// top
module top (
    input  logic clk,
    input  logic rst,
    input  logic load,
    input  logic [2:0] load_rgb,
    output logic _48b
);
Size in the first run: ~5700 cells after synthesis, roughly 290 flip-flops.
export LEC_CHECK = 0
export ABC_AREA = 1
export CAP_MARGIN = 30
export CORE_MARGIN = 2
export CORE_UTILIZATION = 72
export CTS_CLUSTER_SIZE = 14
export PLACE_DENSITY_LB_ADDON = 0.23
export SETUP_SLACK_MARGIN = -0.38
export SLEW_MARGIN = 20
create_clock -name core_clock -period 6.1 [get_ports {clk}]
run.sh (not shown) runs the stock make flow with config.mk's settings and CLKGATE_MAP_FILE=.
The baseline completed with no timing, DRC or antenna violations.
Edit:
==> flow/config.mk (replaced) <==
export PLATFORM = sky130hd
export DESIGN_NAME = top
export DESIGN_NICKNAME = top
export VERILOG_FILES = /design/flow/design.v
export SDC_FILE = /design/flow/constraint.sdc
export NUM_CORES = 4
export LEC_CHECK = 0
export CAP_MARGIN = 20
export CORE_MARGIN = 2
export CORE_UTILIZATION = 72
export SETUP_SLACK_MARGIN = 1.07
export SLEW_MARGIN = 20
==> flow/constraint.sdc (replaced) <==
create_clock -name core_clock -period 4.19 [get_ports {clk}]
set_input_delay 0.8380 -clock core_clock [delete_from_list [all_inputs] [get_ports {clk}]]
set_output_delay 0.8380 -clock core_clock [all_outputs]
set_load 0.01 [all_outputs]
Outcome: Routed wire length climbs by about a fifth; die size drops slightly; via count climbs by a few percent.
Edit:
--- a/flow/config.mk
+++ b/flow/config.mk
@@ -8,5 +8,6 @@
 export CAP_MARGIN = 20
 export CORE_MARGIN = 2
-export CORE_UTILIZATION = 72
-export SETUP_SLACK_MARGIN = 1.07
+export CORE_UTILIZATION = 45
+export HOLD_SLACK_MARGIN = 0.27
+export SETUP_SLACK_MARGIN = 1.69
 export SLEW_MARGIN = 20
==> flow/constraint.sdc (replaced) <==
create_clock -name core_clock -period 10.0 [get_ports {clk}]
set_input_delay 2.0000 -clock core_clock [delete_from_list [all_inputs] [get_ports {clk}]]
set_output_delay 2.0000 -clock core_clock [all_outputs]
set_load 0.01 [all_outputs]
What happened:
- The new run finished with timing, DRC and antenna clean
- power falls by well over a third
- worst setup slack improved by 5.1 ns
- via count falls by about a fifth
- final cell count falls slightly
- routed wire length falls by about a fifth
- final area falls by roughly a tenth
- global-route usage falls by 16 points

---

## job 3356
The RTL this note starts from:
==> flow/design.v <==
module ws2812b(
    input logic clk, 
    input logic rst,
    input logic serial_in, 
    input logic transmit, 
    output logic ws2812b_out, 
    output logic shift
);
    localparam IDLE = 1'b0;
    localparam TRANSMITTING = 1'b1;
    localparam T0_CYCLE_COUNT = 4'd5;
    localparam T1_CYCLE_COUNT = 4'd10;
    localparam MAX_CYCLE_COUNT = 4'd15;
    logic state;
    logic [3:0] cycle_count;
    logic bit_being_sent;
    always_ff @(posedge clk) begin
        if (rst) begin
            state <= IDLE;
            cycle_count <= 4'd0;
            bit_being_sent <= 1'b0;
        end
        else begin
        unique case (state)
            IDLE:
                if (transmit == 1'b1) begin
                    state <= TRANSMITTING;
                    cycle_count <= 4'd0;
                    bit_being_sent <= serial_in;
                end
            TRANSMITTING:
                if (transmit == 1'b0) begin
                    state <= IDLE;
                end
                else if (cycle_count == MAX_CYCLE_COUNT - 1) begin
                    cycle_count <= 4'd0;
                    bit_being_sent <= serial_in;
                end
                else begin
                    cycle_count <= cycle_count + 1;
                end
        endcase
        end
    end
    always_comb begin
        if (state == TRANSMITTING)
            if (bit_being_sent == 1'b0)
                ws2812b_out = (cycle_count < T0_CYCLE_COUNT);
            else
                ws2812b_out = (cycle_count < T1_CYCLE_COUNT);
        else
            ws2812b_out = 1'b0;
    end
    assign shift = (state == TRANSMITTING) && (cycle_count == 4'd0);
endmodule
module controller (
    input logic clk, 
    input logic rst,
    output logic load_sreg, 
    output logic transmit_pixel, 
    output logic [5:0] pixel, 
    output logic [4:0] frame
);
    localparam TRANSMIT_FRAME       = 1'b0;
    localparam IDLE                 = 1'b1;
    localparam [2:0] READ_CH_VALS   = 3'b001;
    localparam [2:0] LOAD_SREG      = 3'b010;
    localparam [2:0] TRANSMIT_PIXEL = 3'b100;
    localparam [8:0] TRANSMIT_CYCLES    = 9'd360;        
    localparam [19:0] IDLE_CYCLES       = 20'd2000;      
    logic state;
    logic next_state;
    logic [2:0] transmit_phase;
    logic [2:0] next_transmit_phase;
    logic [5:0] pixel_counter;
    logic [4:0] frame_counter;
    logic [8:0] transmit_counter;
    logic [19:0] idle_counter;
    logic transmit_pixel_done;
    logic idle_done;
    assign transmit_pixel_done = (transmit_counter == TRANSMIT_CYCLES - 1);
    assign idle_done = (idle_counter == IDLE_CYCLES - 1);
    always_ff @(posedge clk) begin
        if (rst) begin
            state <= TRANSMIT_FRAME;
            transmit_phase <= READ_CH_VALS;
        end
        else begin
            state <= next_state;
            transmit_phase <= next_transmit_phase;
        end
    end
    always_comb begin
        next_state = 1'bx;
        unique case (state)
            TRANSMIT_FRAME:
                if ((pixel_counter == 6'd63) && (transmit_pixel_done))
                    next_state = IDLE;
                else
                    next_state = TRANSMIT_FRAME;
            IDLE:
                if (idle_done)
                    next_state = TRANSMIT_FRAME;
                else
                    next_state = IDLE;
        endcase
    end
    always_comb begin
        next_transmit_phase = READ_CH_VALS;
        if (state == TRANSMIT_FRAME) begin
            case (transmit_phase)
                READ_CH_VALS:
                    next_transmit_phase = LOAD_SREG;
                LOAD_SREG:
                    next_transmit_phase = TRANSMIT_PIXEL;
                TRANSMIT_PIXEL:
                    next_transmit_phase = transmit_pixel_done ? READ_CH_VALS : TRANSMIT_PIXEL;
            endcase
        end
    end
    always_ff @(posedge clk) begin
        if (rst) begin
            pixel_counter <= 6'd0;
        end
        else if ((state == TRANSMIT_FRAME) && transmit_pixel_done) begin
            pixel_counter <= pixel_counter + 1;
        end
    end
    always_ff @(posedge clk) begin
        if (rst) begin
            frame_counter <= 5'd0;
        end
        else if (idle_done) begin
            frame_counter <= frame_counter + 1;
        end
    end
    always_ff @(posedge clk) begin
        if (rst) begin
            transmit_counter <= 9'd0;
        end
        else if (transmit_phase == TRANSMIT_PIXEL) begin
            transmit_counter <= transmit_counter + 1;
        end
        else begin
            transmit_counter <= 9'd0;
        end
    end
    always_ff @(posedge clk) begin
        if (rst) begin
            idle_counter <= 20'd0;
        end
        else if (state == IDLE) begin
            idle_counter <= idle_counter + 1;
        end
        else begin
            idle_counter <= 20'd0;
        end
    end
    assign pixel = pixel_counter;
    assign frame = frame_counter;
    assign load_sreg = (transmit_phase == LOAD_SREG);
    assign transmit_pixel = (transmit_phase == TRANSMIT_PIXEL);
endmodule
module game_of_life #(
    parameter [63:0] INIT_GRID = 64'hFFFF_FFFF_FFFF_FFFF
)(
    input  logic clk,
    input  logic rst,
    input  logic tick,          
    input  logic load,          
    input  logic load_bit,
    output logic [63:0] grid_out
);
    logic [63:0] grid;
    logic [63:0] next_grid;
    logic [63:0] north, south, east, west;
    logic [63:0] ne, nw, se, sw;
    logic [3:0] neighbors [63:0];
    integer i;
    always_comb begin
        for (i = 0; i < 64; i = i + 1) begin
            north[i] = grid[(((i / 8) + 1) % 8) * 8 + (i % 8)];
            south[i] = grid[(((i / 8) + 7) % 8) * 8 + (i % 8)];
            east[i]  = grid[(i / 8) * 8 + ((i % 8) + 1) % 8];
            west[i]  = grid[(i / 8) * 8 + ((i % 8) + 7) % 8];
            ne[i]    = grid[(((i / 8) + 1) % 8) * 8 + ((i % 8) + 1) % 8];
            nw[i]    = grid[(((i / 8) + 1) % 8) * 8 + ((i % 8) + 7) % 8];
            se[i]    = grid[(((i / 8) + 7) % 8) * 8 + ((i % 8) + 1) % 8];
            sw[i]    = grid[(((i / 8) + 7) % 8) * 8 + ((i % 8) + 7) % 8];
        end
        for (i = 0; i < 64; i = i + 1) begin
            neighbors[i] = north[i] + south[i] + east[i] + west[i] +
                           ne[i] + nw[i] + se[i] + sw[i];
        end
        for (i = 0; i < 64; i = i + 1) begin
            if (grid[i])
                next_grid[i] = (neighbors[i] == 2 || neighbors[i] == 3);
            else
                next_grid[i] = (neighbors[i] == 3);
        end
    end
    always_ff @(posedge clk) begin
        if (rst)
            grid <= INIT_GRID;
        else if (load)
            grid <= {load_bit, grid[63:1]};
        else if (tick)
            grid <= next_grid;
    end
    assign grid_out = grid;
endmodule
module top (
    input  logic clk,
    input  logic rst,
    input  logic load,
    input  logic [2:0] load_rgb,
    output logic _48b
);
    logic [5:0] pixel;
    logic load_sreg, transmit_pixel, shift;
    logic ws_out;
    logic [7:0] red_data, green_data, blue_data;
    logic [23:0] shift_reg;
    logic [23:0] div_counter;
    logic tick;
    always_ff @(posedge clk) begin
        if (rst) begin
            div_counter <= 0;
            tick <= 1'b0;
        end else if (div_counter == 24'd29_999) begin  
            div_counter <= 0;
            tick <= 1'b1;
        end else begin
            div_counter <= div_counter + 1;
            tick <= 1'b0;
        end
    end
    logic [63:0] red_grid, green_grid, blue_grid;
    localparam [63:0] RED_INIT   = 64'b11100000_00000000_00000000_00000000_00000000_00000000_00000000_00000000;  
    localparam [63:0] GREEN_INIT = 64'b00000000_00011100_00000000_00000000_00000000_00000000_00000000_00000000;  
    localparam [63:0] BLUE_INIT  = 64'b00000000_00000000_00000111_00000000_00000000_00000000_00000000_00000000;  
    game_of_life #(.INIT_GRID(RED_INIT))   u_red_gol   (.clk(clk), .rst(rst), .tick(tick), .load(load), .load_bit(load_rgb[2]), .grid_out(red_grid));
    game_of_life #(.INIT_GRID(GREEN_INIT)) u_green_gol (.clk(clk), .rst(rst), .tick(tick), .load(load), .load_bit(load_rgb[1]), .grid_out(green_grid));
    game_of_life #(.INIT_GRID(BLUE_INIT))  u_blue_gol  (.clk(clk), .rst(rst), .tick(tick), .load(load), .load_bit(load_rgb[0]), .grid_out(blue_grid));
    always_comb begin
        red_data   = {8{red_grid[pixel]}};
        green_data = {8{green_grid[pixel]}};
        blue_data  = {8{blue_grid[pixel]}};
    end
    controller u_ctrl (
        .clk(clk),
        .rst(rst),
        .load_sreg(load_sreg),
        .transmit_pixel(transmit_pixel),
        .pixel(pixel),
        .frame()
    );
    ws2812b u_ws (
        .clk(clk),
        .rst(rst),
        .serial_in(shift_reg[23]),
        .transmit(transmit_pixel),
        .ws2812b_out(ws_out),
        .shift(shift)
    );
    always_ff @(posedge clk) begin
        if (load_sreg)
            shift_reg <= {green_data, red_data, blue_data};  
        else if (shift)
            shift_reg <= {shift_reg[22:0], 1'b0};
    end
    assign _48b = ws_out;
endmodule
make LEC_CHECK=0 ABC_AREA=1 CAP_MARGIN=20 CELL_PAD_IN_SITES_DETAIL_PLACEMENT=2 CELL_PAD_IN_SITES_GLOBAL_PLACEMENT=1 CORE_MARGIN=2 CORE_UTILIZATION=45 CTS_CLUSTER_SIZE=81 GPL_ROUTABILITY_DRIVEN=0 HOLD_SLACK_MARGIN=0.27 SETUP_SLACK_MARGIN=-0.25 SLEW_MARGIN=20 finish   # period 10.0 ns
Job 3356 did not stop at any stage, and its layout met the timing, design-rule and antenna checks.
What job 1169 does differently from job 3356 at the input level:
Settings: HOLD_SLACK_MARGIN removed (was 0.27); CELL_PAD_IN_SITES_GLOBAL_PLACEMENT removed (was 1); SETUP_SLACK_MARGIN removed (was -0.25); GPL_ROUTABILITY_DRIVEN removed (was 0); CELL_PAD_IN_SITES_DETAIL_PLACEMENT removed (was 2); CTS_CLUSTER_SIZE removed (was 81); ABC_AREA removed (was 1); the clock period (ns, I/O delays scaled along) changed from 10.0 to 4.08.
[summary]
Having completed the whole flow, job 1169 delivered a layout that passed the timing, design-rule and antenna checks. Job 3356 reports its critical path class as input pin to flip-flop while job 1169 reports flip-flop to flip-flop. Total power of job 1169 is higher than that of job 3356. The standard cell with the maximum stage delay on the critical path comes out fa_1 in one run and buf_4 in the other, namely in job 1169 and job 3356 respectively. Diff job 3356 -> job 1169 | final area | up slightly. Summary of job 1169 over job 3356: final worst-path setup slack lower; relative contribution of the clock network to total power higher; critical path depth higher; inverter tally of the final layout excluding the clock network lower.
Changes in job 1343 relative to job 1169:
Settings: swapping 45 for 72 in CORE_UTILIZATION; putting SETUP_SLACK_MARGIN at 0.6 where nothing was set; swapping 4.08 for 3.59 in the clock period (ns, I/O delays scaled along).
--- outcome ---
- Looking at job 1169 and job 1343, the hold slack is a wash.
- Row met1 track demand over resource: job 1343 higher / job 1169 lower
- Share of power burned in combinational logic ends up lower on job 1169.
- Compared with job 1169, job 1343 shows a higher global-route usage.
- Going from job 1169 to job 1343, amount of wire on met2 after detailed routing grew by about 15%; routed wire length grew by 22000 um; peak fanout along the critical path shrank by 1; first-pass GRT wire length grew by about 5.7%.
- Sort job 1169 and job 1343 by critical path depth, ascending, and job 1169 comes first.
- Between job 1169 and job 1343, power drawn by the sequential cells is lower for job 1169, job 1343 comes in above that.
--- input diff job 1343..job 9367 ---
Settings: an added PLACE_DENSITY_LB_ADDON of 0.23; a change of SETUP_SLACK_MARGIN from 0.6 to 1.23; an added CTS_CLUSTER_SIZE of 10; a change of the clock period (ns, I/O delays scaled along) from 3.59 to 4.19.
The flow ended early for job 9367: it failed with a tool error in global routing (5_1_grt). Job 1343: all stages complete, timing, DRC and antenna checks passed. Status: flip-flop and latch count after synthesis parity (job 9367, job 1343). From job 1343 to job 9367, number of ports placed on the die boundary did not move at all. Compared with job 1343, in job 9367 cell resize tally after clock tree synthesis up 507; placement-stage worst setup slack up 0.59 ns; total cell area at the placement stage down about 2.3%; number of synthesized flops with an enable pin flat. Job 9367 vs. job 1343: post-detailed-placement half-perimeter wirelength down 7.6%, chip area held steady.
## Diff of input files: job 1501 against job 9367
Settings: a deleted PLACE_DENSITY_LB_ADDON that had been 0.23; a deleted SETUP_SLACK_MARGIN that had been 1.23; a deleted CTS_CLUSTER_SIZE that had been 10; a change of CORE_UTILIZATION from 72 to 45; a change of the clock period (ns, I/O delays scaled along) from 4.19 to 10.0.
==> results <==
Job 1501 went all the way through the flow, and no timing, DRC or antenna check failed. Job 9367 failed in global routing (5_1_grt) with GRT-0232. Job 9367 -> job 1501: area of the placeable core increased by more than half. On job 1501: placed instance area is 0.92% higher than what job 9367 gave. Number of gates given a new drive strength after cts, job 1501 and job 9367: larger value in job 9367. Re area after synthesis: no difference whatsoever between job 1501 and job 9367. Horizontal extent of the die (job 1501 vs. job 9367) increases by more than a quarter. Re routability congestion estimate from global placement: job 1501 and job 9367 aren't equal, and the lower value belongs to job 1501. Reported for job 1501 and job 9367, unique cell type count in the Yosys netlist turned out identical to the last digit. As far as tally of buffers added on design ports goes, job 9367 and job 1501 are indistinguishable; the numbers are identical. Taking job 9367 as the reference point, the chip footprint of job 1501 rises by about 60%.
Power figures rest on the tool's default switching activity, not on a simulated workload.
